## lane 1
// gioco
module gioco(
	i_ani_stb,														 
	i_clk,															 
	i_rst,															 
	i_animate,														 
	i_dx, 															 
	i_sx,																 
	i_start,															 
	o_x1_pal, o_x2_pal,											 
	o_y1_pal, o_y2_pal,
	o_x1_nav, o_x2_nav,											 
	o_y1_nav, o_y2_nav,
	bri1,bri2,bri3,bri4,bri5,bri6,bri7,bri8,bri9,bri10, 
	ok, ko,															 
	ff_life															 
);
input i_ani_stb, i_clk, i_rst, i_animate, i_dx, i_sx, i_start;
output [9:0] o_x1_pal, o_x2_pal, o_y1_pal, o_y2_pal, o_x1_nav, o_x2_nav, o_y1_nav, o_y2_nav;
output reg bri1,bri2,bri3,bri4,bri5,bri6,bri7,bri8,bri9,bri10;
output reg ok,ko;												
output [1:0] ff_life;
wire ff_bri1, ff_bri2, ff_bri3, ff_bri4,ff_bri5, ff_bri6, ff_bri7, ff_bri8,ff_bri9, ff_bri10;
wire [9:0] ff_x_nav,ff_y_nav,ff_x_pal,ff_y_pal;	
wire ff_x_dirpal,ff_y_dirpal;							
wire [3:0] ff_brick;
wire [1:0] ff_red1,ff_red2,ff_red3,ff_red4;
wire [1:0] ff_blue5,ff_blue6,ff_blue7;
parameter H_SIZE_BRI = 10'd 32;					 
parameter L_SIZE_BRI = 10'd 10; 					 
parameter H_SIZE_NAV = 10'd 32; 					 
parameter L_SIZE_NAV = 10'd 3;  					 
parameter IX_NAV = 10'd 320;						 
parameter IY_NAV = 10'd 470;						 
parameter D_WIDTH = 10'd 640; 				 	 
  ...
Settings: LEC_CHECK=0, CAP_MARGIN=20, CORE_MARGIN=2, CORE_UTILIZATION=72, CTS_CLUSTER_DIAMETER=228, CTS_CLUSTER_SIZE=36, SETUP_SLACK_MARGIN=0.96, SLEW_MARGIN=20; clock period 16.2 ns.
run.sh (not shown) runs the stock make flow with config.mk's settings and CLKGATE_MAP_FILE=.
Lane 1: GRT-0232 in global routing (5_1_grt) -> run aborted
## Diff of input files: lane 2 against lane 1
- clearing CTS_CLUSTER_SIZE, which used to be 36
- clearing SETUP_SLACK_MARGIN, which used to be 0.96
- clearing CTS_CLUSTER_DIAMETER, which used to be 228
- swapping 72 for 58 in CORE_UTILIZATION
- swapping 16.2 for 12.0 in the clock period (ns, I/O delays scaled along)
[summary]
Across lane 2 and lane 1, no clean finish was achieved. Complete run, failing final checks: lane 2, reason setup timing. FAIL lane 1 @ global routing (5_1_grt): tool exited with error. Taking lane 2 as 1.0, lane 1 lands at 0.900 on vertical die dimension. Total cell area reported by yosys after synthesis came out exactly the same in lane 2 and lane 1. STATUS core area: lane 2 loses against lane 1. In the reports for lane 2 and lane 1, the larger effective utilization at floorplan belongs to lane 1. Half-perimeter wire length after placement: lane 2 and lane 1 compared, lower one is lane 1. Reported for lane 2 and lane 1, mean instance size in the synthesized netlist turned out identical to the last digit. Comparing lane 2 against lane 1, there is no change at all in synthesized instance count.
For lane 3, these inputs were changed with respect to lane 2:
- CORE_ASPECT_RATIO newly set to 0.5
- CORE_UTILIZATION changed from 58 to 65
- the clock period (ns, I/O delays scaled along) changed from 12.0 to 24.0
--- outcome ---
- The flow did not stop early for lane 3: all stages ran, and the layout cleared the timing, design-rule and antenna checks.
- Number of ordinary and repair buffers in the finished layout (lane 2 / lane 3): 4.9
- Compared with lane 2, cell area in lane 3 decreased by more than 10%.
- Total routing usage reported by global routing, lane 2 and lane 3: higher on lane 2
- Changes observed in lane 3 relative to lane 2: routed wire length shows a reduction of about 20%, length of the first detailed-routing pass in iterations shows a reduction of 14, layout net count shows a reduction of 20%.
### lane 3 -> lane 4
- CORE_ASPECT_RATIO removed (was 0.5)
- CORE_UTILIZATION changed from 65 to 9
- the clock period (ns, I/O delays scaled along) changed from 24.0 to 30.7
Results
- Result for lane 3 and lane 4: all clean
- Of lane 3 and lane 4, the lower synthesis-to-finish area growth belongs to lane 3.
- Final layout net count went up slightly going from lane 3 to lane 4.
- Cell area grows by more than 10% when moving from lane 3 to lane 4.
- From lane 3 to lane 4 the numbers moved as follows: met3 wire length went down 49%; total placed instance area now larger; worst setup slack now sits higher; routed via count divided by cell count lost about 47%; routed wire length saw an increase.
- In the metrics for lane 3 and lane 4, the one carrying the lower final critical-path share of the clock period is lane 4.
- Layout buffer count excluding clock buffers | lane 4 above lane 3
